Setup of job 7781:
Design cnn_accel, start of the top module:
module cnn_accel (
    input  logic        clk,
    input  logic        rst,
    input  logic        wr_en,
    input  logic        wr_sel,      
    input  logic [5:0]  wr_addr,
    input  logic [7:0]  wr_data,
    input  logic        start,
    output logic        ready,
    output logic        out_valid,
    output logic [15:0] out_data
);
    typedef enum logic [1:0] {S_IDLE, S_READ, S_CONV, S_POOL} state_t;
    state_t state;
    logic [3:0] k;           
    logic [1:0] s;           
    logic [1:0] py, px;      
    logic [7:0]  pix;
    logic [5:0]  rd_addr;
    logic [71:0] weights;
    logic [7:0]  win [0:8];
    logic [71:0] win_flat;
    logic signed [15:0] conv_out, relu_out;
    logic [15:0] pool_r [0:3];
    logic [15:0] pool_out;
    logic        out_valid_r;
    assign ready = (state == S_IDLE);
    input_buffer #(.DATA_WIDTH(8), .SIZE(64)) u_ibuf (
        .clk(clk), .rst(rst),
        .write_en(wr_en & ~wr_sel & ready),
        .data_in(wr_data),
        .data_out(pix),
        .read_addr(rd_addr),
        .write_addr(wr_addr)
    );
    weight_buffer #(.DATA_WIDTH(8), .SIZE(9)) u_wbuf (
        .clk(clk), .rst(rst),
        .write_en(wr_en & wr_sel & ready),
        .data_in(wr_data),
        .write_addr(wr_addr[3:0]),
        .weights(weights)
    );
    conv2d_core #(.DATA_WIDTH(8)) u_conv (
        .clk(clk), .rst(rst),
        .input_window(win_flat),
        .weights(weights),
        .conv_out(conv_out)
    );
    for (genvar g = 0; g < 9; g++) begin : g_win
  ...
Settings: LEC_CHECK=0, CAP_MARGIN=25, CORE_MARGIN=4, CORE_UTILIZATION=39, GPL_ROUTABILITY_DRIVEN=0, GPL_TIMING_DRIVEN=1, MIN_ROUTING_LAYER=met2, PLACE_DENSITY_LB_ADDON=0.19, SETUP_SLACK_MARGIN=2.38, SLEW_MARGIN=15, TNS_END_PERCENT=65; clock period 12.5 ns.
run.sh (not shown) runs the stock make flow with config.mk's settings and CLKGATE_MAP_FILE=.
Here is what was changed in the inputs of job 159 compared with job 7781.
# job 7781
export LEC_CHECK = 0
export CAP_MARGIN = 25
export CORE_MARGIN = 4
export CORE_UTILIZATION = 39
export GPL_ROUTABILITY_DRIVEN = 0
export GPL_TIMING_DRIVEN = 1
export MIN_ROUTING_LAYER = met2
export PLACE_DENSITY_LB_ADDON = 0.19
export SETUP_SLACK_MARGIN = 2.38
export SLEW_MARGIN = 15
export TNS_END_PERCENT = 65
create_clock -name core_clock -period 12.5 [get_ports {clk}]
# job 159
export LEC_CHECK = 0
export CAP_MARGIN = 20
export CORE_MARGIN = 2
export CORE_UTILIZATION = 40
export SLEW_MARGIN = 20
create_clock -name core_clock -period 10.0 [get_ports {clk}]
- Delta (job 159 minus job 7781): area used by multi-input combinational logic now sits at about the same level, summed area of non-filler cells in the final layout now sits lower.
- Job 159 vs. job 7781: power increased 2.1 mW, non-clock buffer count fell by about 19%.
- Job 159 did not stop at any stage, and its layout met the timing, design-rule and antenna checks.
Input changes introduced in job 6354 (baseline for comparison: job 159):
# job 159
export LEC_CHECK = 0
export CAP_MARGIN = 20
export CORE_MARGIN = 2
export CORE_UTILIZATION = 40
export SLEW_MARGIN = 20
create_clock -name core_clock -period 10.0 [get_ports {clk}]
# job 6354
export LEC_CHECK = 0
export ABC_AREA = 1
export CAP_MARGIN = 20
export CELL_PAD_IN_SITES_GLOBAL_PLACEMENT = 2
export CORE_ASPECT_RATIO = 0.56
export CORE_MARGIN = 2
export CORE_UTILIZATION = 40
export CTS_CLUSTER_DIAMETER = 170
export GPL_TIMING_DRIVEN = 0
export HOLD_SLACK_MARGIN = 0.11
export MAX_ROUTING_LAYER = met4
export MIN_ROUTING_LAYER = met2
export SLEW_MARGIN = 20
export TNS_END_PERCENT = 75
create_clock -name core_clock -period 10.0 [get_ports {clk}]
### Flow results
Final weighted congestion in routability-driven placement went up by more than a quarter going from job 159 to job 6354.
In job 6354 relative to job 159, number of buffers inserted during clock tree synthesis had gone down by a few percent.
The area fraction in mux cells number comes out higher for job 159 vs job 6354.
Across both runs, register share after synthesis was lower for job 6354 than for job 159.
NOTE synthesized cell count job 159->job 6354 increased by more than a quarter
NOTE x dimension of the die job 159->job 6354 increased by more than a quarter
Job 6354 did not finish; a tool error ended it in global routing.
No activity file was given, so power comes from the tool's default toggle rates.
